## flow/config.mk

```make
export PLATFORM = sky130hd
export DESIGN_NAME = main
export DESIGN_NICKNAME = main
export VERILOG_FILES = /design/flow/design.v
export SDC_FILE = /design/flow/constraint.sdc
export NUM_CORES = 4
export LEC_CHECK = 0
export ABC_AREA = 1
export CAP_MARGIN = 20
export CORE_MARGIN = 2
export CORE_UTILIZATION = 62
export SLEW_MARGIN = 20
```

## flow/constraint.sdc

```tcl
create_clock -name core_clock -period 10.3 [get_ports {clk}]
set_input_delay 2.0600 -clock core_clock [delete_from_list [all_inputs] [get_ports {clk}]]
set_output_delay 2.0600 -clock core_clock [all_outputs]
set_load 0.01 [all_outputs]
```

## flow/design.v

```verilog
`timescale 1ns / 1ps
module frequency_divider
    # ( parameter
        freq = 1000
    )
    (
        input  wire clk100MHz,  
        input  wire rst,        
        output reg  clk_div,    
        output wire tick        
    );
    localparam LOOP_COUNTER_AT = 100_000_000 / freq / 2 ;
    reg [clog2(LOOP_COUNTER_AT)-1:0] count;
    always @( posedge(clk100MHz) )
    begin
        if(rst)
        begin : counter_reset
            count   <= 0;
            clk_div <= 1'b0;
        end
        else
        begin : counter_operate
            if (count == (LOOP_COUNTER_AT - 1))
            begin : counter_loop
                count   <= 0;
                clk_div <= ~clk_div;
            end
            else
            begin : counter_increment
                count   <= count + 1;
                clk_div <= clk_div;
            end
        end
    end
    assign tick = (count == (LOOP_COUNTER_AT - 1)) && !clk_div;
    function integer clog2(input integer number);
        begin
            clog2 = 0;
            while (number)
            begin
                clog2  = clog2 + 1;
                number = number >> 1;
            end
        end
    endfunction
endmodule
`timescale 1ns / 1ps
module clock_managment_unit(
    input wire clk,
    input wire rst,
    output wire clk_100MHz,
    output wire clk_40MHz,
    output wire clk_1KHz,
    output wire tick_40MHz,   
    output wire tick_1KHz     
    );
    frequency_divider 
    #(
        .freq(1000000)   
    )    
    my_1K_divider(
        .clk100MHz(clk),
        .rst(rst),
        .clk_div(clk_1KHz),
        .tick(tick_1KHz)
    );
    frequency_divider 
    #(
        .freq(40000000)
    )    
    my_40M_divider(
        .clk100MHz(clk),
        .rst(rst),
        .clk_div(clk_40MHz),
        .tick(tick_40MHz)
    );
     assign clk_100MHz =clk;
endmodule
`timescale 1ns / 1ps
module sensor_handler(
    input wire clk,
    input wire rst,
    input wire [3:0] sensors,
    output reg [10:0] position
    );
reg [10:0] position_nxt;
always @(posedge clk) begin
    if(rst)
        position <= 0;
    else 
        position <= position_nxt;
end
always @(*) begin
    case(sensors)
    4'b1001:    position_nxt = 500;
    4'b0111:    position_nxt = 1000;
    4'b0011:    position_nxt = 750;
    4'b1110:    position_nxt = 1;
    4'b1100:    position_nxt = 250;
    4'b1011:    position_nxt = 625;
    4'b1101:    position_nxt = 375;
    4'b0001:    position_nxt = 666;
    4'b1000:    position_nxt = 333;
    default:    position_nxt = 1023;    
endcase
end
endmodule
`timescale 1ns / 1ps
module pid(
    input wire clk,
    input wire en,   
    input wire rst,
    input wire [10:0] position,
    input wire kp_sw, ki_sw, kd_sw,  
    output reg [10:0] pid_output
    );
reg signed [10:0] error, error_nxt, error_sum, error_sum_nxt, error_dif, error_dif_nxt, error_prev;
reg signed [12:0] p, p_nxt, i, i_nxt, d, d_nxt;
reg signed [10:0] output_loaded_nxt, output_buf, output_buf_nxt;
localparam  
    K_P      = 1,
    K_P_DEN  = 2,
    K_I      = 5,
    K_I_DEN  = 100,
    K_D      = 1,
    K_D_DEN  = 200,
    TIME_DIV = 100;
always @(posedge clk) begin
    if(rst) begin
        error         <= 0;
        error_sum     <= 0;
        error_dif     <= 0;
        error_prev    <= 0;
        p             <= 0;
        i             <= 0;
        d             <= 0;
        output_buf    <= 0;
        pid_output    <= 0;
    end
    else if(en) begin 
        error         <= error_nxt;
        error_sum     <= error_sum_nxt;
        error_dif     <= error_dif_nxt;
        error_prev    <= error;
        p             <= p_nxt;
        i             <= i_nxt;
        d             <= d_nxt;
        output_buf    <= output_buf_nxt;
        pid_output    <= output_loaded_nxt;
    end
end
always @(*) begin
    error_nxt = 500 - position;
    error_sum_nxt = (error == 0) ? 0 : (error_sum + error);
    error_dif_nxt = error - error_prev;
    p_nxt = kp_sw ? (K_P * error)/K_P_DEN : 0;
    i_nxt = ki_sw ? (K_I * error_sum)/(TIME_DIV * K_I_DEN) : 0;
    d_nxt = kd_sw ? (K_D * error_dif * TIME_DIV)/K_D_DEN : 0;
    output_buf_nxt = p + i + d + 500;
    if(output_buf < 0) output_loaded_nxt = 0;
    else if(output_buf > 1000) output_loaded_nxt = 0;
    else output_loaded_nxt = output_buf;
end
endmodule
`timescale 1ns / 1ps
module servo_handler(
    input  wire clk,
    input  wire en,   
    input  wire rst,
    input  wire [10:0] pid_output,
    output reg  [7:0] servo_l,
    output reg  [7:0] servo_r
    );
reg [7:0] servo_l_nxt;
reg [7:0] servo_r_nxt;
reg [3:0] state,state_nxt;
reg [20:0] counter,counter_nxt;
reg [10:0] pid_buf;
localparam        
    idle              = 3'b000,
    turn_left         = 3'b001,
    turn_right        = 3'b010,
    stop              = 3'b111,
    servo_l_on        = 8'd157,
    servo_r_on        = 8'd137,
    servo_off         = 1'd0;
always @(posedge clk) begin
    if(rst) begin
        servo_l <=0;
        servo_r <=0;
        state   <=0;
        counter <=0;
        pid_buf <=0;
    end
    else if(en) begin
        servo_l <= servo_l_nxt;
        servo_r <= servo_r_nxt;
        state   <= state_nxt;
        counter <= counter_nxt;
        pid_buf <= pid_output;
    end
end
always @(*) begin
    servo_l_nxt = 0;
    servo_r_nxt = 0;
    counter_nxt = 0;
    case (state)
        idle: begin 
            counter_nxt=0;          
            if(pid_buf == 239) begin
                state_nxt =stop;
            end
            else if(pid_buf > 500) begin
                state_nxt=turn_left;
            end  
            else if(pid_buf < 500) begin
                state_nxt=turn_right;
            end
            else begin
                state_nxt=idle;
                servo_l_nxt = servo_l_on;
                servo_r_nxt = servo_r_on; 
            end    
        end      
        turn_right: begin
            counter_nxt=counter+1;
            servo_l_nxt = servo_l_on;
            servo_r_nxt =servo_off;
            if(counter >= pid_buf)
                state_nxt=idle;
            else
                state_nxt=turn_right;
        end
        turn_left: begin
            counter_nxt=counter+1;
            servo_l_nxt = servo_off;
            servo_r_nxt =servo_r_on;
            if(pid_buf < 500 || counter >= pid_buf - 500)
                state_nxt=idle;
            else
                state_nxt=turn_left;
        end
        stop: begin
            servo_l_nxt = servo_off;
            servo_r_nxt =servo_off;
            if(pid_buf == 239)
                state_nxt =stop;
            else 
                state_nxt=idle;
        end     
        default: state_nxt=idle;        
    endcase    
end
endmodule
`timescale 1ns / 1ps
module servo_to_PWM(
   input wire clk,
   input wire rst,
   input wire [7:0] servo_L,
   input wire [7:0] servo_R,
   output reg PWM_L,
   output reg PWM_R
   );
reg PWM_L_nxt;
reg PWM_R_nxt;
reg [19:0] counter,counter_nxt;
reg [20:0] servo_l_mul,servo_r_mul;
reg [7:0] servo_L_buf, servo_R_buf;
always@ (posedge clk) begin
   if(rst) begin
      counter <=0;
      PWM_L   <=0;
      PWM_R   <=0;
   end
   else begin
      counter <=counter_nxt;
      PWM_L   <=PWM_L_nxt;
      PWM_R   <=PWM_R_nxt;
   end
end 
always @* begin
   servo_l_mul =servo_L *1000;
   servo_r_mul =servo_R *1000;
   counter_nxt = counter+1;
   if(counter > 1000000) begin
      counter_nxt=0;
   end
   if(counter > servo_l_mul) begin
      PWM_L_nxt=0;
   end
   else begin
      PWM_L_nxt =1;
   end
   if(counter >servo_r_mul) begin
      PWM_R_nxt=0;
   end
   else begin
      PWM_R_nxt =1;
   end
end 
endmodule
`timescale 1ns / 1ps
module main(
    input wire clk,
    input wire rst,
    input wire [3:0] sensor,
    input wire [2:0] sw,
    output wire [1:0] servo
    );
wire [7:0] Servo_R;
wire [7:0] Servo_L;
wire clk_40MHz;
wire clk_1KHz;
wire clk_100MHz;
wire tick_40MHz;
wire tick_1KHz;
wire [10:0] pid_output, position;
servo_handler my_servo (
    .clk(clk_100MHz),
    .en(tick_1KHz),
    .rst(rst),
    .servo_l(Servo_L),
    .servo_r(Servo_R),
    .pid_output(pid_output)
);       
servo_to_PWM my_PWM(
    .clk(clk_100MHz),
    .rst(rst),
    .servo_L(Servo_L),
    .servo_R(Servo_R),
    .PWM_L(servo[0]),
    .PWM_R(servo[1])
);
clock_managment_unit my_clk(
.clk(clk),
.rst(rst),
.clk_100MHz(clk_100MHz),
.clk_40MHz(clk_40MHz),
.clk_1KHz(clk_1KHz),
.tick_40MHz(tick_40MHz),
.tick_1KHz(tick_1KHz)
);
pid my_pid(
    .kp_sw(sw[0]),
    .ki_sw(sw[1]),
    .kd_sw(sw[2]),
    .clk(clk_100MHz),
    .en(tick_40MHz),
    .rst(rst),
    .position(position),
    .pid_output(pid_output)
);
sensor_handler my_sensors(
    .clk(clk_100MHz),
    .rst(rst),
    .sensors(sensor),
    .position(position)
);
endmodule
```

## flow/run.sh

```bash
#!/bin/bash
# the make line also repeats each setting of config.mk as NAME=value (left out here)
make -C /OpenROAD-flow-scripts/flow DESIGN_CONFIG=/design/flow/config.mk WORK_HOME=/design/flow/orfs CLKGATE_MAP_FILE= finish
```

==> results of run 1 <==
==> layer usage <==
layer,up-vias,GRT usage (%)
met4,8,11.90
met2,957,57.84
met1,8495,38.31
met5,-,0
li1,8676,-
met3,378,4.720
==> per-stage QoR <==
step / std cells / utilization (%) / hold slack [ns]
final: 3142 / 83.95 / 0.4588
after global routing: 3142 / 83.95 / 0.4818
after CTS: 3113 / 78.68 / 0.4657
after detailed placement: 2996 / 71.67 / 0.4480
after global placement: 2996 / 71.67 / 0.4369
after floorplan: 2444 / - / 0.4286
==> final cells by class <==
type	instances	area [um2]
clock buffer	18	429.2
clock inverter	14	105.1
fill	1595	4134
inverter	379	1455
multi-input combinational	1846	12710
sequential	176	3535
tap	335	419.2
timing repair buffer	374	2974
==> timing repair <==
action,4_1_cts,5_1_grt
setup buffers,76,35
endpoints found under the setup margin,11,11
endpoints found under the hold margin,0,0
pin swaps,82,145
gates cloned,9,1
resized,136,275
==> GITHUB_STEP_SUMMARY, run 1 <==
## Synthesis and layout report

| Metric | Value |
|---|---|
| Setup TNS | -18.55 ns |
| Met3 WL | 5.013 mm |
| R2r setup slk | -1.93 ns |
| Mapped Cells | 2444 |
| H-tree lvl count | 4 |
| Max Cap Violations | 0 |
| Area Growth Syn to Fin | 34.12% |
| Hold depth | 1 |
| Ao+oa area frac | 13.05% |
| Initial DRT Pass Iterations | 14 |
| Number of cells in Yosys stat | 2444 |
| RSZ-0062 raised after global routing | true |
| Worst R2R End | my_pid.d[10]$_SDFFE_PP0P_ |
| Most numerous cell in the Yosys netlist | nand2_1 |
| Syn. warnings | 6 |
| Final #Nets | 2983 |
| Slowest cell on the critical path | fa_1 |
| Fa+ha+maj area frac | 15.04% |
| Post-Syn Nets | 2633 |
| Hold Fails Final Rpt | 0 |
| Worst path top cell family by delay | simple AND/OR/NAND/NOR gates |
| Top Layer Used | met5 |
| Num CTS Buffers | 17 |
| Metal2 WL | 25.64 mm |
| Number of global-route vias before repair | 16179 |
| Mux area share | 0% |
| Outcome | complete, but fails checks |
| Main logic family | simple AND/OR/NAND/NOR gates |
| Part of the cycle the worst path needs | 118.7% |
| DRT iter0 DRCs | 2044 |
| Root buffer cell | clkbuf_16 |
| Die width | 165.3 um |
| Synth Area in XOR/XNOR | 5.214% |
| Gr usage total | 32.00% |
| Post-route setup slack | -1.928 ns |
| CTS tree | done |
| Post-synth top area cell | dfxtp_1 |
| Wl on met1 | 20.52 mm |
| Asr flop ratio synth | 0% |
| Start point of the worst min-delay path | my_PWM.counter[0]$_SDFF_PP0_ |
| Final worst clock skew | 0.01136 ns |
| Final Cell Area | 21630 um2 |
| Final setup viols | 11 |
| HP Class | register to register |
| Critical Path Fanout Max | 7 |
| Worst R2R Start | my_pid.error_dif[2]$_SDFFE_PP0P_ |
| Placed Area | 18470 um2 |
| Fmax | 81.78 MHz |
| Grt total ovfl | 0 |
| Antenna Nets Post-Route | 0 |
| Final RePlAce weighted congestion | 0.9296 |
| CP Buf/Inv Count | 16 |
| Synth Area per Inst | 6.598 um2 |
| Distinct cells, synth | 67 |
| Critical Path End | my_pid.d[10]$_SDFFE_PP0P_ |
| Final Max Tran Viols | 0 |
| Length in cells of the worst reg-to-reg path | 84 |
| CP arrival | 12.59 ns |
| Area share, top type | 21.85% |
| Tool warnings | 48 |
| Relative slew slack | 28.82% |
| Max Buffers Root-to-Sink | 2 |
| Floorplan core density | 62.60% |
| # rows | 59 |
| Diode count | 0 |
| Ys flop type | dfxtp_1 |
| WL/cell | 17.46 um |
| Cell mode on critical path | nand2_1 |
| Dpl hpwl | 31.71 mm |
| # DRC | 0 |
| Simple Share, Synth | 34.16% |
| Count of library flops with an enable pin | 0 |
| Synth cell count leaders | nand2_1, inv_1, nor2_1 |
| Mapped Area | 16130 um2 |
| CP startpoint | my_pid.error_dif[2]$_SDFFE_PP0P_ |
| Setup CP Type | register to register |
| Setup crit start kind | register |
| Vias/cell | 5.892 |
| Core box area | 25760 um2 |
| CP endpoint kind | register |
| Vias | 18514 |
| Clock period minus worst slack | 12.23 ns |
| DP Worst Slack | -0.7829 ns |
| Die Size | 27320 um2 |
| CP max stage delay | 0.56 ns |
| Least-Margin Pin Slew | 1.064 ns |
| Chip Height | 165.3 um |
| First-pass GRT wire length | 72.11 mm |
| Largest net degree at the start of global routing | 76 |
| Sink Count | 176 |
| Synthesis area per yosys | 16130 um2 |
| Synth Register Bits | 176 |
| Latency at later pin | 0.43 ns |
| SO Viols | negative setup slack |
| CTS Hold Buffers Added | 0 |
| CP Depth | 84 |
| WP data required | 10.66 ns |
| Total Wirelength | 54.87 mm |
| IO Count | 11 |
| Hold EP | my_PWM.counter[0]$_SDFF_PP0_ |
| Clock Pin Slew Worst Setup and Hold Paths | 0.08 ns |
| PortBufs | 10 |
| Initial antenna violation count | 1 |
| Post-synth area hogs | dfxtp_1, nand2_1, ha_1 |
| Register area share after synthesis | 21.85% |
==> run 2, diff against run 1 <==
ABC_AREA = default   (was 1)
CAP_MARGIN = 35   (was 20)
CELL_PAD_IN_SITES_DETAIL_PLACEMENT = 2   (was default)
CORE_ASPECT_RATIO = 0.6   (was default)
CORE_UTILIZATION = 67   (was 62)
CTS_CLUSTER_DIAMETER = 24   (was default)
CTS_CLUSTER_SIZE = 78   (was default)
GPL_TIMING_DRIVEN = 0   (was default)
HOLD_SLACK_MARGIN = -0.0   (was default)
MAX_ROUTING_LAYER = met4   (was default)
MIN_ROUTING_LAYER = met2   (was default)
PLACE_DENSITY_LB_ADDON = 0.27   (was default)
SETUP_SLACK_MARGIN = 2.74   (was default)
SLEW_MARGIN = 35   (was 20)
TNS_END_PERCENT = 35   (was default)
clock period = 10.7 ns   (was 10.3 ns; I/O delays follow)
==> GITHUB_STEP_SUMMARY, run 2 <==
### Yosys + OpenROAD results

| Metric | Value |
|---|---|
| Most numerous cell in the Yosys netlist | nand2_1 |
| Core box area | 24220 um2 (-6.0%) |
| Floorplan core density | 68.36% (+5.8 points) |
| Die width | 207.0 um (+25%) |
| Fa+ha+maj area frac | 14.71% (-0.33 points) |
| Synth cell count leaders | nand2_1, nor2_1, dfxtp_1 |
| Ao+oa area frac | 26.57% (+14 points) |
| Synth Area in XOR/XNOR | 9.248% (+4.0 points) |
| Mapped Cells | 2101 (-14%) |
| Mapped Area | 16560 um2 (+2.7%) |
| Synthesis area per yosys | 16560 um2 (+2.7%) |
| Synth Area per Inst | 7.882 um2 (+19%) |
| IO Count | 11 (unchanged) |
| PortBufs | 8 (-2) |
| Mux area share | 1.851% (+1.9 points) |
| Ys flop type | dfxtp_1 |
| Die Size | 26030 um2 (-4.7%) |
| Number of cells in Yosys stat | 2101 (-14%) |
| Register area share after synthesis | 21.28% (-0.57 points) |
| Main logic family | AND-OR/OR-AND gates |
| # rows | 44 (-25%) |
| Syn. warnings | 6 (unchanged) |
| Simple Share, Synth | 21.83% (-12 points) |
| Area share, top type | 21.28% (-0.57 points) |
| Chip Height | 125.8 um (-24%) |
| Post-synth top area cell | dfxtp_1 |
| Outcome | did not finish |
| Post-Syn Nets | 2290 (-13%) |
| Final RePlAce weighted congestion | 1.074 (+16%) |
| Synth Register Bits | 176 (unchanged) |
| Asr flop ratio synth | 0% (unchanged) |
| Tool error | [ERROR DPL-0033] detailed placement checks failed during check placement. |
| Distinct cells, synth | 122 (+82%) |
| Count of library flops with an enable pin | 0 (unchanged) |
| Last stage reached | 3_5_place_dp |
| Post-synth area hogs | dfxtp_1, ha_1, xnor2_1 |
## run 2: per-stage QoR
step	cells	instance area, um2	TNS [ns]	worst slack [ns]
after floorplan	2101	16830	-7.820	-0.8062
after global placement	2431	17310	-36.72	-3.476
==> run 3, diff against run 2 <==
CAP_MARGIN = 20   (was 35)
CELL_PAD_IN_SITES_DETAIL_PLACEMENT = default   (was 2)
CORE_ASPECT_RATIO = default   (was 0.6)
CORE_UTILIZATION = 69   (was 67)
CTS_CLUSTER_DIAMETER = default   (was 24)
CTS_CLUSTER_SIZE = 98   (was 78)
GPL_TIMING_DRIVEN = default   (was 0)
HOLD_SLACK_MARGIN = default   (was -0.0)
MAX_ROUTING_LAYER = default   (was met4)
MIN_ROUTING_LAYER = default   (was met2)
PLACE_DENSITY_LB_ADDON = default   (was 0.27)
SETUP_SLACK_MARGIN = default   (was 2.74)
SLEW_MARGIN = 20   (was 35)
TNS_END_PERCENT = default   (was 35)
clock period = 10.5 ns   (was 10.7 ns; I/O delays follow)
==> GITHUB_STEP_SUMMARY, run 3 <==
### Yosys + OpenROAD results

| Metric | Value |
|---|---|
| Synth Register Bits | 176 (unchanged) |
| Post-synth top area cell | dfxtp_1 |
| Number of cells in Yosys stat | 2101 (unchanged) |
| H-tree lvl count | 4 |
| Placed Area | 19990 um2 |
| Area share, top type | 21.28% (unchanged) |
| Chip Height | 158.9 um (+26%) |
| Post-synth area hogs | dfxtp_1, ha_1, xnor2_1 |
| Dpl hpwl | 38.13 mm |
| Synth cell count leaders | nand2_1, nor2_1, dfxtp_1 |
| Num CTS Buffers | 17 |
| Fa+ha+maj area frac | 14.71% (unchanged) |
| Max Buffers Root-to-Sink | 2 |
| Ao+oa area frac | 26.57% (unchanged) |
| Tool error | [ERROR GRT-0232] Routing congestion too high. Check the congestion heatmap in the GUI. |
| Synthesis area per yosys | 16560 um2 (unchanged) |
| Simple Share, Synth | 21.83% (unchanged) |
| Synth Area in XOR/XNOR | 9.248% (unchanged) |
| Gr usage total | 88.69% |
| Asr flop ratio synth | 0% (unchanged) |
| Die Size | 25250 um2 (-3.0%) |
| Floorplan core density | 70.34% (+2.0 points) |
| Mapped Area | 16560 um2 (unchanged) |
| Register area share after synthesis | 21.28% (unchanged) |
| PortBufs | 10 (+2) |
| Inst Count DP | 2749 |
| Syn. warnings | 6 (unchanged) |
| # rows | 56 (+27%) |
| Synth Area per Inst | 7.882 um2 (unchanged) |
| Core box area | 23540 um2 (-2.8%) |
| Distinct cells, synth | 122 (unchanged) |
| Last stage reached | 5_1_grt |
| Most numerous cell in the Yosys netlist | nand2_1 |
| IO Count | 11 (unchanged) |
| Main logic family | AND-OR/OR-AND gates |
| Count of library flops with an enable pin | 0 (unchanged) |
| Mux area share | 1.851% (unchanged) |
| Root buffer cell | clkbuf_16 |
| CTS Hold Buffers Added | 0 |
| Mapped Cells | 2101 (unchanged) |
| Outcome | did not finish |
| Final RePlAce weighted congestion | 0.9330 (-13%) |
| Grt total ovfl | 568 |
| Ys flop type | dfxtp_1 |
| Post-Syn Nets | 2290 (unchanged) |
| Sink Count | 176 |
| Die width | 158.9 um (-23%) |
-- run 3: through the flow --
stage	worst slack (ns)	util (%)	setup TNS [ns]	hold WS, ns
after CTS	-1.164	92.01	-11.06	0.4577
after global placement	-1.248	84.92	-12.51	0.4414
after floorplan	-1.005	-	-9.983	0.4319
after detailed placement	-1.553	84.92	-15.96	0.4505
-- run 3: timing repair --
action | CTS
endpoints found under the setup margin | 11
gates resized | 143
pin swaps | 101
endpoints found under the hold margin | 0
setup buffers | 45
-- run 3: layer usage --
metal,GRT overflow,track usage [%]
met5,0,32.20
met1,0,85.44
met4,198,97.85
met3,3,74.58
met2,367,104.9
==> run 4, diff against run 3 <==
ABC_AREA = 1   (was default)
CORE_UTILIZATION = 72   (was 69)
CTS_CLUSTER_DIAMETER = 336   (was default)
PLACE_DENSITY = 0.8   (was default)
clock period = 7.07 ns   (was 10.5 ns; I/O delays follow)
==> GITHUB_STEP_SUMMARY, run 4 <==
### Yosys + OpenROAD results

| Metric | Value |
|---|---|
| Distinct cells, synth | 67 (-45%) |
| Number of cells in Yosys stat | 2444 (+16%) |
| Simple Share, Synth | 34.16% (+12 points) |
| PortBufs | 10 (unchanged) |
| Post-Syn Nets | 2633 (+15%) |
| Floorplan core density | 73.67% (+3.3 points) |
| Sink Count | 176 (unchanged) |
| H-tree lvl count | 4 (unchanged) |
| Fa+ha+maj area frac | 15.04% (+0.33 points) |
| Chip Height | 153.7 um (-3.3%) |
| Max Buffers Root-to-Sink | 2 (unchanged) |
| Final RePlAce weighted congestion | 0.9525 (+2.1%) |
| Mapped Area | 16130 um2 (-2.6%) |
| # rows | 54 (-3.6%) |
| Outcome | did not finish |
| Count of library flops with an enable pin | 0 (unchanged) |
| Last stage reached | 5_1_grt |
| Main logic family | simple AND/OR/NAND/NOR gates |
| Tool error | [ERROR DPL-0038] Utilization greater than 100%, impossible to legalize |
| Synth Register Bits | 176 (unchanged) |
| Mux area share | 0% (-1.9 points) |
| Syn. warnings | 6 (unchanged) |
| Area share, top type | 21.85% (+0.57 points) |
| Ao+oa area frac | 13.05% (-14 points) |
| Die width | 153.7 um (-3.3%) |
| Dpl hpwl | 35.22 mm (-7.6%) |
| Register area share after synthesis | 21.85% (+0.57 points) |
| Asr flop ratio synth | 0% (unchanged) |
| Synth Area per Inst | 6.598 um2 (-16%) |
| Post-synth top area cell | dfxtp_1 |
| Num CTS Buffers | 17 (unchanged) |
| Die Size | 23610 um2 (-6.5%) |
| Mapped Cells | 2444 (+16%) |
| Ys flop type | dfxtp_1 |
| Post-synth area hogs | dfxtp_1, nand2_1, ha_1 |
| Synth Area in XOR/XNOR | 5.214% (-4.0 points) |
| Synth cell count leaders | nand2_1, inv_1, nor2_1 |
| Synthesis area per yosys | 16130 um2 (-2.6%) |
| IO Count | 11 (unchanged) |
| Most numerous cell in the Yosys netlist | nand2_1 |
| Root buffer cell | clkbuf_16 |
| Core box area | 21890 um2 (-7.0%) |
run 4: what timing repair did:
item	CTS
setup endpoints to repair	11
setup buffers	74
hold endpoints to repair	0
hold buffers	0
pin swaps	99
resized	240
gates cloned	9
run 4: metrics by stage:
| stage | worst slack, ns | area [um2] | TNS, ns | instances | hold WS, ns |
|---|---|---|---|---|---|
| 3_3_place_gp | -3.527 | 18720 | -34.73 | 2970 | 0.4426 |
| 3_5_place_dp | -4.079 | 18720 | -40.57 | 2970 | 0.4544 |
| 2_1_floorplan | -3.272 | 16390 | -30.72 | 2444 | 0.4286 |
| 4_1_cts | -3.593 | 20890 | -37.75 | 3081 | 0.4672 |
==> run 5, diff against run 4 <==
CAP_MARGIN = 35   (was 20)
CORE_ASPECT_RATIO = 0.8   (was default)
CORE_UTILIZATION = 18   (was 72)
CTS_CLUSTER_DIAMETER = 130   (was 336)
CTS_CLUSTER_SIZE = 17   (was 98)
GPL_TIMING_DRIVEN = 0   (was default)
HOLD_SLACK_MARGIN = -0.0   (was default)
MAX_ROUTING_LAYER = met5   (was default)
PLACE_DENSITY = default   (was 0.8)
PLACE_DENSITY_LB_ADDON = 0.27   (was default)
SETUP_SLACK_MARGIN = 3.12   (was default)
TNS_END_PERCENT = 55   (was default)
clock period = 10.7 ns   (was 7.07 ns; I/O delays follow)
==> GITHUB_STEP_SUMMARY, run 5 <==
## Synthesis and layout report

| Metric | Value |
|---|---|
| Slowest cell on the critical path | fa_1 |
| Post-synth top area cell | dfxtp_1 |
| CTS tree | done |
| Part of the cycle the worst path needs | 105.4% |
| Final setup viols | 8 |
| Num CTS Buffers | 17 (unchanged) |
| Core box area | 89020 um2 (+310%) |
| Least-Margin Pin Slew | 0.8342 ns |
| Syn. warnings | 6 (unchanged) |
| Filler instances | 10081 |
| Fmax | 88.64 MHz |
| CP startpoint | my_pid.error_dif[1]$_SDFFE_PP0P_ |
| Latency at later pin | 0.45 ns |
| Hold Fails Final Rpt | 0 |
| Area Growth Syn to Fin | 31.58% |
| Hold EP | my_servo.pid_buf[3]$_SDFFE_PP0P_ |
| Final Max Tran Viols | 0 |
| RSZ-0062 raised after global routing | true |
| Max Buffers Root-to-Sink | 2 (unchanged) |
| Vias/cell | 4.113 |
| Root buffer cell | clkbuf_16 |
| Number of global-route vias before repair | 14414 |
| Final worst clock skew | 0.01531 ns |
| Antenna Nets Post-Route | 0 |
| Die width | 338.7 um (+120%) |
| Chip Height | 271.7 um (+77%) |
| Start point of the worst min-delay path | my_pid.pid_output[3]$_SDFFE_PP0P_ |
| Mux area share | 0% (unchanged) |
| Largest net degree at the start of global routing | 17 |
| CP Buf/Inv Count | 14 |
| Relative slew slack | 44.38% |
| Mapped Cells | 2444 (unchanged) |
| DRT iter0 DRCs | 815 |
| Ys flop type | dfxtp_1 |
| Final RePlAce weighted congestion | 0.7878 (-17%) |
| Length in cells of the worst reg-to-reg path | 88 |
| Synth Area in XOR/XNOR | 5.214% (unchanged) |
| Fa+ha+maj area frac | 15.04% (unchanged) |
| Tool warnings | 46 |
| Seq. cell area | 3547 um2 |
| Clock Pin Slew Worst Setup and Hold Paths | 0.07 ns |
| Critical Path End | my_pid.d[8]$_SDFFE_PP0P_ |
| Max Cap Violations | 0 |
| Setup crit start kind | register |
| Critical Path Fanout Max | 8 |
| Ao+oa area frac | 13.05% (unchanged) |
| CP max stage delay | 0.54 ns |
| Synth cell count leaders | nand2_1, inv_1, nor2_1 |
| Post-route setup slack | -0.5816 ns |
| Vias | 15778 |
| Synth Register Bits | 176 (unchanged) |
| Outcome | complete, but fails checks |
| Initial DRT Pass Iterations | 5 |
| Area share, top type | 21.85% (unchanged) |
| CP Depth | 88 |
| Main logic family | simple AND/OR/NAND/NOR gates |
| IO Count | 11 (unchanged) |
| Worst R2R End | my_pid.d[8]$_SDFFE_PP0P_ |
| First-pass GRT wire length | 76.11 mm |
| HP Class | register to register |
| Distinct cells, synth | 67 (unchanged) |
| Asr flop ratio synth | 0% (unchanged) |
| # DRC | 0 |
| R2r setup slk | -0.58 ns |
| Dpl hpwl | 36.58 mm (+3.9%) |
| CP arrival | 11.67 ns |
| Simple Share, Synth | 34.16% (unchanged) |
| Cell mode on critical path | nand2_4 |
| Sink Count | 176 (unchanged) |
| Register area share after synthesis | 21.85% (unchanged) |
| Floorplan core density | 18.12% (-56 points) |
| WL/cell | 12.52 um |
| Final #Nets | 2811 |
| Setup CP Type | register to register |
| Worst path top cell family by delay | simple AND/OR/NAND/NOR gates |
| CP endpoint kind | register |
| Synth Area per Inst | 6.598 um2 (unchanged) |
| Number of cells in Yosys stat | 2444 (unchanged) |
| H-tree lvl count | 4 (unchanged) |
| Total Wirelength | 48.02 mm |
| Grt total ovfl | 0 |
| Post-Syn Nets | 2633 (unchanged) |
| PortBufs | 8 (-2) |
| Logic cell area | 12400 um2 |
| Initial antenna violation count | 2 |
| WP data required | 11.09 ns |
| Synthesis area per yosys | 16130 um2 (unchanged) |
| CTS Hold Buffers Added | 0 (unchanged) |
| Mapped Area | 16130 um2 (unchanged) |
| Count of library flops with an enable pin | 0 (unchanged) |
| SO Viols | negative setup slack |
| Post-synth area hogs | dfxtp_1, nand2_1, ha_1 |
| Worst R2R Start | my_pid.error_dif[1]$_SDFFE_PP0P_ |
| Die Size | 92020 um2 (+290%) |
| Hold WS | 0.4568 ns |
| Hold depth | 2 |
| Clock period minus worst slack | 11.28 ns |
| Gr usage total | 9.948% |
| Most numerous cell in the Yosys netlist | nand2_1 |
| # rows | 98 (+81%) |
[run 5: final cells by class]
class,instances,area share [%]
diodes,1,0.01179
clock inverters,11,0.9493
clock buffers,21,2.123
plain buffers,53,1.557
well taps,1200,7.076
inverters,379,6.905
flip-flops and latches,176,16.72
repair buffers,156,6.227
multi-input cells,1839,58.44
[run 5: timing repair]
item,4_1_cts,5_1_grt
pin swaps,43,142
buffers inserted,47,95
setup endpoints to repair,11,11
cloned,2,5
gates resized,96,224
[run 5: layer usage]
metal,track usage [%],routed length (um)
met1,15.40,26440
met2,14.74,20240
met3,1.254,1005
met4,1.380,328
met5,0,0
[run 5: through the flow]
| stage | cell area, um2 | TNS, ns | cells | util (%) | setup WS, ns |
|---|---|---|---|---|---|
| 5_1_grt | 21220 | -9.042 | 3836 | 23.84 | -1.241 |
| 4_1_cts | 19430 | -2.847 | 3734 | 21.83 | -0.7762 |
| 2_1_floorplan | 16390 | 0 | 2444 | - | 0.3582 |
| 3_3_place_gp | 17970 | -12.33 | 3652 | 20.19 | -1.692 |
| 6_report | 21220 | -2.094 | 3836 | 23.84 | -0.5816 |
| 3_5_place_dp | 17980 | -11.31 | 3653 | 20.20 | -1.617 |
==> run 6, diff against run 5 <==
CAP_MARGIN = 20   (was 35)
CORE_ASPECT_RATIO = default   (was 0.8)
CORE_UTILIZATION = 72   (was 18)
CTS_CLUSTER_DIAMETER = 254   (was 130)
CTS_CLUSTER_SIZE = 98   (was 17)
GPL_TIMING_DRIVEN = default   (was 0)
HOLD_SLACK_MARGIN = default   (was -0.0)
MAX_ROUTING_LAYER = default   (was met5)
PLACE_DENSITY_LB_ADDON = default   (was 0.27)
SETUP_SLACK_MARGIN = 2.2   (was 3.12)
TNS_END_PERCENT = 10   (was 55)
clock period = 7.53 ns   (was 10.7 ns; I/O delays follow)
==> GITHUB_STEP_SUMMARY, run 6 <==
## Synthesis and layout report

| Metric | Value |
|---|---|
| Outcome | complete, but fails checks |
| SO Viols | negative setup slack |
| Area Growth Syn to Fin | 24.10% |
| Setup CP Type | register to register |
| Critical Path Fanout Max | 10 (+2) |
| Fa+ha+maj area frac | 15.04% (unchanged) |
| Vias | 18569 (+18%) |
| Post-route setup slack | -3.978 ns (-3.396 ns) |
| Floorplan core density | 73.67% (+56 points) |
| Slowest cell on the critical path | fa_1 |
| Hold depth | 2 (unchanged) |
| Final Max Tran Viols | 0 (unchanged) |
| CP max stage delay | 0.45 ns (-0.09 ns) |
| Post-synth top area cell | dfxtp_1 |
| PortBufs | 10 (+2) |
| CTS tree | done |
| Tool warnings | 48 (+4.3%) |
| Met3 WL | 4.505 mm (+350%) |
| DRT iter0 DRCs | 2102 (+160%) |
| Final setup viols | 11 (+3) |
| Syn. warnings | 6 (unchanged) |
| Max Cap Violations | 0 (unchanged) |
| Logic cell area | 11680 um2 (-5.8%) |
| Initial DRT Pass Iterations | 6 (+1) |
| Post-Syn Nets | 2633 (unchanged) |
| Part of the cycle the worst path needs | 152.8% (+47 points) |
| Clock period minus worst slack | 11.51 ns (+0.2261 ns) |
| Num CTS Buffers | 17 (unchanged) |
| Clock Pin Slew Worst Setup and Hold Paths | 0.07 ns (about the same) |
| Largest net degree at the start of global routing | 89 (+72) |
| Core box area | 21890 um2 (-75%) |
| Final #Nets | 2928 (+4.2%) |
| Mapped Cells | 2444 (unchanged) |
| Max Buffers Root-to-Sink | 2 (unchanged) |
| Distinct cells, synth | 67 (unchanged) |
| Simple Share, Synth | 34.16% (unchanged) |
| Most numerous cell in the Yosys netlist | nand2_1 |
| Antenna Nets Post-Route | 0 (unchanged) |
| Synthesis area per yosys | 16130 um2 (unchanged) |
| Register area share after synthesis | 21.85% (unchanged) |
| Mux area share | 0% (unchanged) |
| Hold WS | 0.4638 ns (+0.006958 ns) |
| Final worst clock skew | 0.009779 ns (-0.005531 ns) |
| Setup crit start kind | register |
| Start point of the worst min-delay path | my_pid.pid_output[0]$_SDFFE_PP0P_ |
| Setup TNS | -39.84 ns (-37.74 ns) |
| Synth Register Bits | 176 (unchanged) |
| Placed Area | 18480 um2 (+2.8%) |
| Chip Height | 153.7 um (-43%) |
| First-pass GRT wire length | 80.10 mm (+5.2%) |
| H-tree lvl count | 4 (unchanged) |
| # rows | 54 (-45%) |
| Worst R2R Start | my_pid.error_dif[2]$_SDFFE_PP0P_ |
| Dpl hpwl | 33.59 mm (-8.2%) |
| CP Buf/Inv Count | 18 (+4) |
| Sink Count | 176 (unchanged) |
| CTS Hold Buffers Added | 0 (unchanged) |
| Final Cell Area | 20010 um2 (-5.7%) |
| Asr flop ratio synth | 0% (unchanged) |
| Wl on met1 | 19.41 mm (-27%) |
| Diode count | 0 (-1) |
| Root buffer cell | clkbuf_16 |
| Critical Path End | my_pid.d[8]$_SDFFE_PP0P_ |
| WP data required | 7.92 ns (-3.17 ns) |
| Layout Utilization | 91.42% (+68 points) |
| CP arrival | 11.90 ns (+0.23 ns) |
| Mapped Area | 16130 um2 (unchanged) |
| Synth Area in XOR/XNOR | 5.214% (unchanged) |
| Latency at later pin | 0.45 ns (about the same) |
| Die width | 153.7 um (-55%) |
| Count of library flops with an enable pin | 0 (unchanged) |
| Die Size | 23610 um2 (-74%) |
| Main logic family | simple AND/OR/NAND/NOR gates |
| Metal2 WL | 24.66 mm (+22%) |
| CP startpoint | my_pid.error_dif[2]$_SDFFE_PP0P_ |
| Gr usage total | 40.14% (+30 points) |
| Number of global-route vias before repair | 17707 (+23%) |
| Seq. cell area | 3530 um2 (-0.49%) |
| Initial antenna violation count | 0 (-2) |
| Least-Margin Pin Slew | 1.049 ns (+0.2152 ns) |
| HP Class | register to register |
| Worst path top cell family by delay | simple AND/OR/NAND/NOR gates |
| Total Wirelength | 51.43 mm (+7.1%) |
| Final RePlAce weighted congestion | 0.9577 (+22%) |
| Filler instances | 947 (-91%) |
| R2r setup slk | -3.98 ns (-3.40 ns) |
| Synth cell count leaders | nand2_1, inv_1, nor2_1 |
| Worst R2R End | my_pid.d[8]$_SDFFE_PP0P_ |
| Synth Area per Inst | 6.598 um2 (unchanged) |
| IO Count | 11 (unchanged) |
| Cell mode on critical path | nand2_1 |
| Number of cells in Yosys stat | 2444 (unchanged) |
| Top Layer Used | met4 |
| WL/cell | 16.97 um (+36%) |
| Area share, top type | 21.85% (unchanged) |
| RSZ-0062 raised after global routing | true |
| # DRC | 0 (unchanged) |
| Post-synth area hogs | dfxtp_1, nand2_1, ha_1 |
| Ys flop type | dfxtp_1 |
| Relative slew slack | 29.78% (-15 points) |
| Fmax | 86.90 MHz (-2.0%) |
| Hold Fails Final Rpt | 0 (unchanged) |
| Hold EP | my_servo.pid_buf[0]$_SDFFE_PP0P_ |
| Vias/cell | 6.126 (+49%) |
| Ao+oa area frac | 13.05% (unchanged) |
| CP Depth | 89 (+1.1%) |
| CP endpoint kind | register |
| Length in cells of the worst reg-to-reg path | 89 (+1.1%) |
| Grt total ovfl | 0 (unchanged) |
-- run 6: metrics by stage --
step,std cells,setup WS [ns]
floorplan,2444,-2.927
global placement,2962,-3.141
detailed placement,2962,-3.858
CTS,3023,-3.208
global route,3031,-4.699
finish,3031,-3.978
-- run 6: layout make-up --
cell class / count / area share [%]
Inverter: 379 / 7.146
Clock inverter: 11 / 0.5377
Sequential cell: 176 / 17.64
Multi-Input combinational cell: 1842 / 58.38
Tap cell: 280 / 1.751
Clock buffer: 20 / 2.232
Timing Repair Buffer: 323 / 12.32
-- run 6: repair_timing --
item	4_1_cts	5_1_grt
cloned	6	0
endpoints found under the setup margin	11	11
buffers inserted	24	8
hold endpoints to repair	0	0
resized	107	68
pin swaps	67	47
-- run 6: routing by layer --
| layer | vias up | track usage, % |
|---|---|---|
| li1 | 8568 | - |
| met1 | 8489 | 46.83 |
| met2 | 1155 | 70.60 |
| met3 | 357 | 6.990 |
| met4 | 0 | 20.58 |
| met5 | - | 0 |
==> run 7, diff against run 6 <==
CORE_ASPECT_RATIO = 0.71   (was default)
CORE_UTILIZATION = 68   (was 72)
CTS_CLUSTER_DIAMETER = 364   (was 254)
CTS_CLUSTER_SIZE = 100   (was 98)
HOLD_SLACK_MARGIN = 0.29   (was default)
PLACE_DENSITY = 0.36   (was default)
SETUP_SLACK_MARGIN = default   (was 2.2)
clock period = 7.18 ns   (was 7.53 ns; I/O delays follow)
==> GITHUB_STEP_SUMMARY, run 7 <==
## Synthesis and layout report

| Metric | Value |
|---|---|
| Outcome | complete, but fails checks |
| SO Viols | negative setup slack |
| Cell mode on critical path | nand2_1 |
| Setup crit start kind | register |
| Hold Fails Final Rpt | 0 (unchanged) |
| Seq. cell area | 3526 um2 (-0.11%) |
| Layout Utilization | 83.83% (-7.6 points) |
| IO Count | 11 (unchanged) |
| Die Size | 24980 um2 (+5.8%) |
| HP Class | register to register |
| Final #Nets | 2905 (-0.79%) |
| Distinct cells, synth | 67 (unchanged) |
| WL/cell | 14.33 um (-16%) |
| Num CTS Buffers | 17 (unchanged) |
| Slowest cell on the critical path | fa_2 |
| Largest net degree at the start of global routing | 89 (unchanged) |
| Critical Path End | my_pid.d[8]$_SDFFE_PP0P_ |
| Least-Margin Pin Slew | 1.081 ns (+0.03128 ns) |
| Main logic family | simple AND/OR/NAND/NOR gates |
| Core box area | 23290 um2 (+6.4%) |
| Hold depth | 2 (unchanged) |
| Start point of the worst min-delay path | my_pid.pid_output[0]$_SDFFE_PP0P_ |
| Synth cell count leaders | nand2_1, inv_1, nor2_1 |
| Fmax | 90.61 MHz (+4.3%) |
| Final Max Tran Viols | 0 (unchanged) |
| Mapped Area | 16130 um2 (unchanged) |
| Synth Area per Inst | 6.598 um2 (unchanged) |
| Chip Height | 133.8 um (-13%) |
| CP startpoint | my_pid.error_dif[2]$_SDFFE_PP0P_ |
| Mapped Cells | 2444 (unchanged) |
| Hold EP | my_servo.pid_buf[0]$_SDFFE_PP0P_ |
| Vias | 16993 (-8.5%) |
| CTS Hold Buffers Added | 0 (unchanged) |
| Number of cells in Yosys stat | 2444 (unchanged) |
| Total Wirelength | 43.66 mm (-15%) |
| Area Growth Syn to Fin | 21.05% |
| Fa+ha+maj area frac | 15.04% (unchanged) |
| CP Buf/Inv Count | 14 (-4) |
| WP data required | 7.56 ns (-0.36 ns) |
| Syn. warnings | 6 (unchanged) |
| Most Used Layer, Global Route | met2 |
| Vias/cell | 5.577 (-9.0%) |
| Post-Syn Nets | 2633 (unchanged) |
| First-pass GRT wire length | 72.86 mm (-9.0%) |
| Grt total ovfl | 0 (unchanged) |
| Synth Area in XOR/XNOR | 5.214% (unchanged) |
| Length in cells of the worst reg-to-reg path | 89 (unchanged) |
| Root buffer cell | clkbuf_16 |
| Gr usage total | 34.41% (-5.7 points) |
| CP arrival | 11.41 ns (-0.49 ns) |
| Sink Count | 176 (unchanged) |
| Hold WS | 0.4616 ns (-0.002174 ns) |
| Met2 Use GR | 59.05% (-12 points) |
| Final Cell Area | 19520 um2 (-2.5%) |
| Final worst clock skew | 0.01177 ns (+0.001994 ns) |
| Number of global-route vias before repair | 16116 (-9.0%) |
| Floorplan core density | 69.25% (-4.4 points) |
| Mux area share | 0% (unchanged) |
| Clock period minus worst slack | 11.04 ns (-0.4718 ns) |
| CP Depth | 89 (unchanged) |
| Post-synth area hogs | dfxtp_1, nand2_1, ha_1 |
| Ys flop type | dfxtp_1 |
| Part of the cycle the worst path needs | 153.7% (+0.88 points) |
| Filler instances | 1527 (+61%) |
| Tool warnings | 48 (unchanged) |
| Final RePlAce weighted congestion | 0.9267 (-3.2%) |
| CP max stage delay | 0.48 ns (+0.03 ns) |
| Initial antenna violation count | 0 (unchanged) |
| PortBufs | 10 (unchanged) |
| Placed Area | 18560 um2 (+0.46%) |
| Register area share after synthesis | 21.85% (unchanged) |
| Worst path top cell family by delay | simple AND/OR/NAND/NOR gates |
| DP Worst Slack | -4.091 ns (-0.2329 ns) |
| Setup CP Type | register to register |
| Worst R2R End | my_pid.d[8]$_SDFFE_PP0P_ |
| Simple Share, Synth | 34.16% (unchanged) |
| H-tree lvl count | 4 (unchanged) |
| # rows | 47 (-13%) |
| Clock Pin Slew Worst Setup and Hold Paths | 0.07 ns (about the same) |
| CTS tree | done |
| Most numerous cell in the Yosys netlist | nand2_1 |
| Post-synth top area cell | dfxtp_1 |
| Die width | 186.8 um (+22%) |
| DRT iter0 DRCs | 1580 (-25%) |
| Dpl hpwl | 32.43 mm (-3.5%) |
| Post-route setup slack | -3.856 ns (+0.1218 ns) |
| Relative slew slack | 27.68% (-2.1 points) |
| Ao+oa area frac | 13.05% (unchanged) |
| Asr flop ratio synth | 0% (unchanged) |
| Area share, top type | 21.85% (unchanged) |
| Antenna Nets Post-Route | 0 (unchanged) |
| CP endpoint kind | register |
| R2r setup slk | -3.86 ns (+0.12 ns) |
| Synthesis area per yosys | 16130 um2 (unchanged) |
| # DRC | 0 (unchanged) |
| Logic cell area | 11330 um2 (-3.1%) |
| Final setup viols | 11 (unchanged) |
| RSZ-0062 raised after global routing | true |
| GRT met1 Usage | 46.22% (-0.61 points) |
| Diode count | 0 (unchanged) |
| Critical Path Fanout Max | 10 (unchanged) |
| Count of library flops with an enable pin | 0 (unchanged) |
| Initial DRT Pass Iterations | 6 (unchanged) |
| Max Cap Violations | 0 (unchanged) |
| Latency at later pin | 0.43 ns (-0.02 ns) |
| Met3 Track Usage GR | 4.610% (-2.4 points) |
| Worst R2R Start | my_pid.error_dif[2]$_SDFFE_PP0P_ |
| Synth Register Bits | 176 (unchanged) |
| Max Buffers Root-to-Sink | 2 (unchanged) |
[run 7: final cells by class]
type	count	area share [%]
Tap cell	318	2.038
Clock inverter	13	0.6602
Inverter	379	7.326
Multi-Input combinational cell	1841	58.02
Clock buffer	19	2.218
Sequential cell	176	18.06
Timing Repair Buffer	301	11.68
[run 7: layer usage]
metal  share of wire [%]  vias up
li1                    -     8530
met1                  45     7841
met2                  47      543
met3                 6.3       79
met4                 1.4        0
met5                   0        -
[run 7: stage by stage]
stage | setup TNS [ns] | std cells
6_report | -38.37 | 3047
5_1_grt | -48.34 | 3047
4_1_cts | -37.38 | 3041
3_5_place_dp | -40.18 | 3005
3_3_place_gp | -34.40 | 3005
2_1_floorplan | -30.55 | 2444
[run 7: repair_timing]
action / 4_1_cts / 5_1_grt
cloned: 3 / 2
gates resized: 22 / 53
setup buffers: 1 / 4
setup endpoints to repair: 11 / 11
endpoints found under the hold margin: 0 / 0
pin swaps: 7 / 19
==> run 8, diff against run 7 <==
ABC_AREA = default   (was 1)
CAP_MARGIN = 15   (was 20)
CORE_ASPECT_RATIO = default   (was 0.71)
CORE_UTILIZATION = 66   (was 68)
CTS_CLUSTER_DIAMETER = default   (was 364)
CTS_CLUSTER_SIZE = default   (was 100)
HOLD_SLACK_MARGIN = default   (was 0.29)
MAX_ROUTING_LAYER = met4   (was default)
PLACE_DENSITY = default   (was 0.36)
TNS_END_PERCENT = default   (was 10)
clock period = 10.9 ns   (was 7.18 ns; I/O delays follow)
==> GITHUB_STEP_SUMMARY, run 8 <==
## Synthesis and layout report

| Metric | Value |
|---|---|
| Hold Fails Final Rpt | 0 (unchanged) |
| Max Buffers Root-to-Sink | 2 (unchanged) |
| Setup crit start kind | register |
| Antenna Nets Post-Route | 0 (unchanged) |
| # DRC | 0 (unchanged) |
| Max Cap Violations | 0 (unchanged) |
| Post-synth area hogs | dfxtp_1, ha_1, xnor2_1 |
| CTS tree | done |
| Root buffer cell | clkbuf_16 |
| Least-Margin Pin Slew | 1.085 ns (+0.004235 ns) |
| Mapped Area | 16560 um2 (+2.7%) |
| Synth Area in XOR/XNOR | 9.248% (+4.0 points) |
| CP Buf/Inv Count | 9 (-5) |
| Mux area share | 1.851% (+1.9 points) |
| RSZ-0062 raised after global routing | true |
| Final setup viols | 11 (unchanged) |
| CP endpoint kind | register |
| Placed Area | 20130 um2 (+8.4%) |
| Final Cell Area | 21860 um2 (+12%) |
| DRT iter0 DRCs | 2184 (+38%) |
| Critical Path End | my_pid.d[7]$_SDFFE_PP0P_ |
| Clock period minus worst slack | 12.46 ns (+1.424 ns) |
| Hold EP | my_pid.i[6]$_SDFFE_PP0P_ |
| Worst path top cell family by delay | AND-OR/OR-AND gates |
| Initial DRT Pass Iterations | 7 (+1) |
| Die Size | 26370 um2 (+5.6%) |
| Clock Pin Slew Worst Setup and Hold Paths | 0.07 ns (about the same) |
| # rows | 57 (+21%) |
| Final worst clock skew | 0.01887 ns (+0.007100 ns) |
| Setup CP Type | register to register |
| Number of global-route vias before repair | 18433 (+14%) |
| Synthesis area per yosys | 16560 um2 (+2.7%) |
| Vias | 18990 (+12%) |
| Outcome | complete, but fails checks |
| Mapped Cells | 2101 (-14%) |
| Sink Count | 176 (unchanged) |
| Ys flop type | dfxtp_1 |
| Final #Nets | 2694 (-7.3%) |
| Gr usage total | 40.89% (+6.5 points) |
| Count of library flops with an enable pin | 0 (unchanged) |
| Critical Path Fanout Max | 8 (-2) |
| Hold depth | 2 (unchanged) |
| Synth cell count leaders | nand2_1, nor2_1, dfxtp_1 |
| Area Growth Syn to Fin | 32.02% |
| Post-synth top area cell | dfxtp_1 |
| Initial antenna violation count | 0 (unchanged) |
| Cell mode on critical path | buf_4 |
| Most numerous cell in the Yosys netlist | nand2_1 |
| CP startpoint | my_pid.error_dif[7]$_SDFFE_PP0P_ |
| First-pass GRT wire length | 86.78 mm (+19%) |
| Final RePlAce weighted congestion | 0.9828 (+6.1%) |
| Dpl hpwl | 36.77 mm (+13%) |
| Post-route non-filler standard cell count | 2842 (-6.7%) |
| Inst Count DP | 2771 (-7.8%) |
| Slowest cell on the critical path | or4_1 |
| Simple Share, Synth | 21.83% (-12 points) |
| Floorplan core density | 67.69% (-1.6 points) |
| Latency at later pin | 0.45 ns (+0.02 ns) |
| Chip Height | 162.4 um (+21%) |
| PortBufs | 10 (unchanged) |
| HP Class | register to register |
| Total Wirelength | 57.80 mm (+32%) |
| Worst R2R Start | my_pid.error_dif[7]$_SDFFE_PP0P_ |
| WP data required | 11.24 ns (+3.68 ns) |
| Setup TNS | -15.37 ns (+23.01 ns) |
| Part of the cycle the worst path needs | 114.3% (-39 points) |
| Area share, top type | 21.28% (-0.57 points) |
| Post-route setup slack | -1.560 ns (+2.296 ns) |
| CP max stage delay | 0.60 ns (+0.12 ns) |
| Core box area | 24460 um2 (+5.0%) |
| Length in cells of the worst reg-to-reg path | 49 (-45%) |
| Fa+ha+maj area frac | 14.71% (-0.33 points) |
| H-tree lvl count | 4 (unchanged) |
| SO Viols | negative setup slack |
| Syn. warnings | 6 (unchanged) |
| Post-Syn Nets | 2290 (-13%) |
| Relative slew slack | 27.15% (-0.54 points) |
| Vias/cell | 6.682 (+20%) |
| Diode count | 0 (unchanged) |
| Number of cells in Yosys stat | 2101 (-14%) |
| Worst R2R End | my_pid.d[7]$_SDFFE_PP0P_ |
| CP arrival | 12.80 ns (+1.39 ns) |
| Register area share after synthesis | 21.28% (-0.57 points) |
| Asr flop ratio synth | 0% (unchanged) |
| Ao+oa area frac | 26.57% (+14 points) |
| Distinct cells, synth | 122 (+82%) |
| WL/cell | 20.34 um (+42%) |
| Grt total ovfl | 0 (unchanged) |
| Final Max Tran Viols | 0 (unchanged) |
| Synth Register Bits | 176 (unchanged) |
| Num CTS Buffers | 17 (unchanged) |
| Filler instances | 1153 (-24%) |
| Tool warnings | 48 (unchanged) |
| Die width | 162.4 um (-13%) |
| Synth Area per Inst | 7.882 um2 (+19%) |
| IO Count | 11 (unchanged) |
| Main logic family | AND-OR/OR-AND gates |
| Start point of the worst min-delay path | my_pid.i[6]$_SDFFE_PP0P_ |
| R2r setup slk | -1.56 ns (+2.30 ns) |
| Largest net degree at the start of global routing | 93 (+4.5%) |
| Fmax | 80.26 MHz (-11%) |
| CP Depth | 49 (-45%) |
==> run 8: timing repair <==
action | CTS | global route
gates resized | 78 | 92
buffers inserted | 19 | 20
hold buffers | 0 | 0
endpoints found under the setup margin | 11 | 11
pin swaps | 51 | 50
gates cloned | 1 | 0
==> run 8: routing by layer <==
layer	vias up	GRT usage [%]	wire length (um)
met1	8874	46.46	21590
met3	405	6.392	4663
met4	0	19.03	3448
met2	1248	70.83	28100
li1	8463	-	-
met5	-	-	0
==> run 8: final cells by class <==
type | instances | area, um2 | share of cell area, %
well taps | 324 | 405.4 | 1.854
flip-flops and latches | 176 | 3528 | 16.14
multi-input cells | 1742 | 13380 | 61.19
clock buffers | 17 | 425.4 | 1.946
clock inverters | 15 | 146.4 | 0.6696
inverters | 105 | 396.6 | 1.814
repair buffers | 463 | 3583 | 16.39
==> run 8: per-stage QoR <==
stage | hold slack [ns] | worst slack, ns | utilization, %
3_3_place_gp | 0.4400 | -0.8884 | 82.27
3_5_place_dp | 0.4467 | -1.300 | 82.27
6_report | 0.4571 | -1.560 | 89.37
5_1_grt | 0.4771 | -1.815 | 89.37
2_1_floorplan | 0.4319 | -0.6052 | -
4_1_cts | 0.4562 | -0.8509 | 86.85
==> run 9, diff against run 8 <==
CAP_MARGIN = 20   (was 15)
CELL_PAD_IN_SITES_DETAIL_PLACEMENT = 0   (was default)
CELL_PAD_IN_SITES_GLOBAL_PLACEMENT = 2   (was default)
CORE_ASPECT_RATIO = 1.92   (was default)
CORE_UTILIZATION = 40   (was 66)
MAX_ROUTING_LAYER = met5   (was met4)
MIN_ROUTING_LAYER = met2   (was default)
PLACE_DENSITY_LB_ADDON = 0.13   (was default)
TNS_END_PERCENT = 100   (was default)
clock period = 14.0 ns   (was 10.9 ns; I/O delays follow)
==> GITHUB_STEP_SUMMARY, run 9 <==
## Synthesis and layout report

| Metric | Value |
|---|---|
| Worst path top cell family by delay | AND-OR/OR-AND gates |
| DP Worst Slack | -0.1156 ns (+1.184 ns) |
| Initial antenna violation count | 0 (unchanged) |
| Max Cap Violations | 0 (unchanged) |
| Die width | 150.8 um (-7.1%) |
| Main logic family | AND-OR/OR-AND gates |
| CP Buf/Inv Count | 5 (-4) |
| PortBufs | 10 (unchanged) |
| Relative slew slack | 32.10% (+4.9 points) |
| Filler instances | 4215 (+270%) |
| Initial DRT Pass Iterations | 7 (unchanged) |
| CP max stage delay | 0.74 ns (+0.14 ns) |
| Synthesis area per yosys | 16560 um2 (unchanged) |
| Mapped Cells | 2101 (unchanged) |
| Tool warnings | 43 (-10%) |
| Fa+ha+maj area frac | 14.71% (unchanged) |
| # DRC | 0 (unchanged) |
| Antenna Nets Post-Route | 0 (unchanged) |
| Met3 Track Usage GR | 34.90% (+29 points) |
| Final setup viols | 0 (-11) |
| Outcome | timing/DRC/antenna clean |
| Part of the cycle the worst path needs | 97.73% (-17 points) |
| Vias | 22341 (+18%) |
| Max Buffers Root-to-Sink | 2 (unchanged) |
| R2r setup slk | 0.32 ns (+1.88 ns) |
| Die Size | 43130 um2 (+64%) |
| Register area share after synthesis | 21.28% (unchanged) |
| Area share, top type | 21.28% (unchanged) |
| Critical Path Fanout Max | 15 (+7) |
| Dpl hpwl | 43.22 mm (+18%) |
| Setup crit start kind | register |
| Final worst clock skew | 0.01338 ns (-0.005496 ns) |
| Core box area | 40980 um2 (+68%) |
| Distinct cells, synth | 122 (unchanged) |
| Slowest cell on the critical path | a221oi_2 |
| Critical Path End | my_pid.d[10]$_SDFFE_PP0P_ |
| Mux area share | 1.851% (unchanged) |
| Asr flop ratio synth | 0% (unchanged) |
| Synth Area per Inst | 7.882 um2 (unchanged) |
| WL/cell | 20.38 um (+0.19%) |
| DRT iter0 DRCs | 4663 (+110%) |
| Area Growth Syn to Fin | 14.80% |
| Sink Count | 176 (unchanged) |
| Number of global-route vias before repair | 22752 (+23%) |
| Floorplan core density | 40.41% (-27 points) |
| Clock Pin Slew Worst Setup and Hold Paths | 0.08 ns (about the same) |
| Clock period minus worst slack | 13.68 ns (+1.222 ns) |
| Synth Register Bits | 176 (unchanged) |
| Post-route setup slack | 0.3177 ns (+1.878 ns) |
| Most Used Layer, Global Route | met2 |
| Final RePlAce weighted congestion | 1.038 (+5.6%) |
| Total Wirelength | 55.63 mm (-3.8%) |
| Length in cells of the worst reg-to-reg path | 47 (-4.1%) |
| Hold Fails Final Rpt | 0 (unchanged) |
| Fmax | 73.09 MHz (-8.9%) |
| Final #Nets | 2381 (-12%) |
| Synth Area in XOR/XNOR | 9.248% (unchanged) |
| HP Class | register to register |
| CP endpoint kind | register |
| Grt total ovfl | 0 (unchanged) |
| Simple Share, Synth | 21.83% (unchanged) |
| Hold depth | 2 (unchanged) |
| Post-synth top area cell | dfxtp_1 |
| Largest net degree at the start of global routing | 81 (-13%) |
| Hold EP | my_servo.pid_buf[5]$_SDFFE_PP0P_ |
| Vias/cell | 8.184 (+22%) |
| Synth cell count leaders | nand2_1, nor2_1, dfxtp_1 |
| CTS tree | done |
| Final Max Tran Viols | 0 (unchanged) |
| Gr usage total | 37.90% (-3.0 points) |
| CP arrival | 14.02 ns (+1.22 ns) |
| Post-Syn Nets | 2290 (unchanged) |
| Chip Height | 285.9 um (+76%) |
| Most numerous cell in the Yosys netlist | nand2_1 |
| IO Count | 11 (unchanged) |
| Syn. warnings | 6 (unchanged) |
| Number of cells in Yosys stat | 2101 (unchanged) |
| Worst R2R Start | my_pid.error_dif[7]$_SDFFE_PP0P_ |
| CP Depth | 47 (-4.1%) |
| # rows | 103 (+81%) |
| Ao+oa area frac | 26.57% (unchanged) |
| WP data required | 14.33 ns (+3.09 ns) |
| Latency at later pin | 0.46 ns (about the same) |
| Post-synth area hogs | dfxtp_1, ha_1, xnor2_1 |
| Count of library flops with an enable pin | 0 (unchanged) |
| Num CTS Buffers | 17 (unchanged) |
| H-tree lvl count | 4 (unchanged) |
| Setup CP Type | register to register |
| Diode count | 0 (unchanged) |
| Ys flop type | dfxtp_1 |
| CP startpoint | my_pid.error_dif[7]$_SDFFE_PP0P_ |
| GRT met1 Usage | 0% (-46 points) |
| Worst R2R End | my_pid.d[10]$_SDFFE_PP0P_ |
| Start point of the worst min-delay path | my_pid.pid_output[5]$_SDFFE_PP0P_ |
| Least-Margin Pin Slew | 1.011 ns (-0.07422 ns) |
| Mapped Area | 16560 um2 (unchanged) |
| Met2 Use GR | 56.60% (-14 points) |
| Root buffer cell | clkbuf_16 |
| First-pass GRT wire length | 85.26 mm (-1.7%) |
[run 9: repair_timing]
action | in CTS | in global routing
hold buffers | 0 | 0
setup buffers | 0 | 14
setup endpoints to repair | 9 | 11
gates resized | 3 | 65
endpoints found under the hold margin | 0 | 0
pin swaps | 0 | 15
[run 9: per-layer routing]
layer | routed length (um) | vias to the layer above
li1 | - | 7772
met1 | 0 | 7831
met2 | 33020 | 6034
met3 | 15600 | 704
met4 | 7016 | 0
met5 | 0 | -
[run 9: final cells by class]
cell class,count,area (um2),share of cell area (%)
multi-input cells,1741,12700,66.80
flip-flops and latches,176,3527,18.55
repair buffers,151,1156,6.081
well taps,525,656.9,3.455
clock buffers,18,439.2,2.310
inverters,105,394.1,2.073
clock inverters,14,138.9,0.7306
[run 9: metrics by stage]
stage               instance area, um2  utilization [%]  hold WS (ns)  instances  setup TNS (ns)
finish                           19010            46.39        0.4548       2730               0
global route                     19010            46.39        0.4790       2730          -1.588
CTS                              18540            45.23        0.4552       2716               0
detailed placement               17940            43.77        0.4450       2684         -0.4059
global placement                 17940            43.77        0.4416       2684         -0.7363
floorplan                        16560                -        0.4319       2101               0
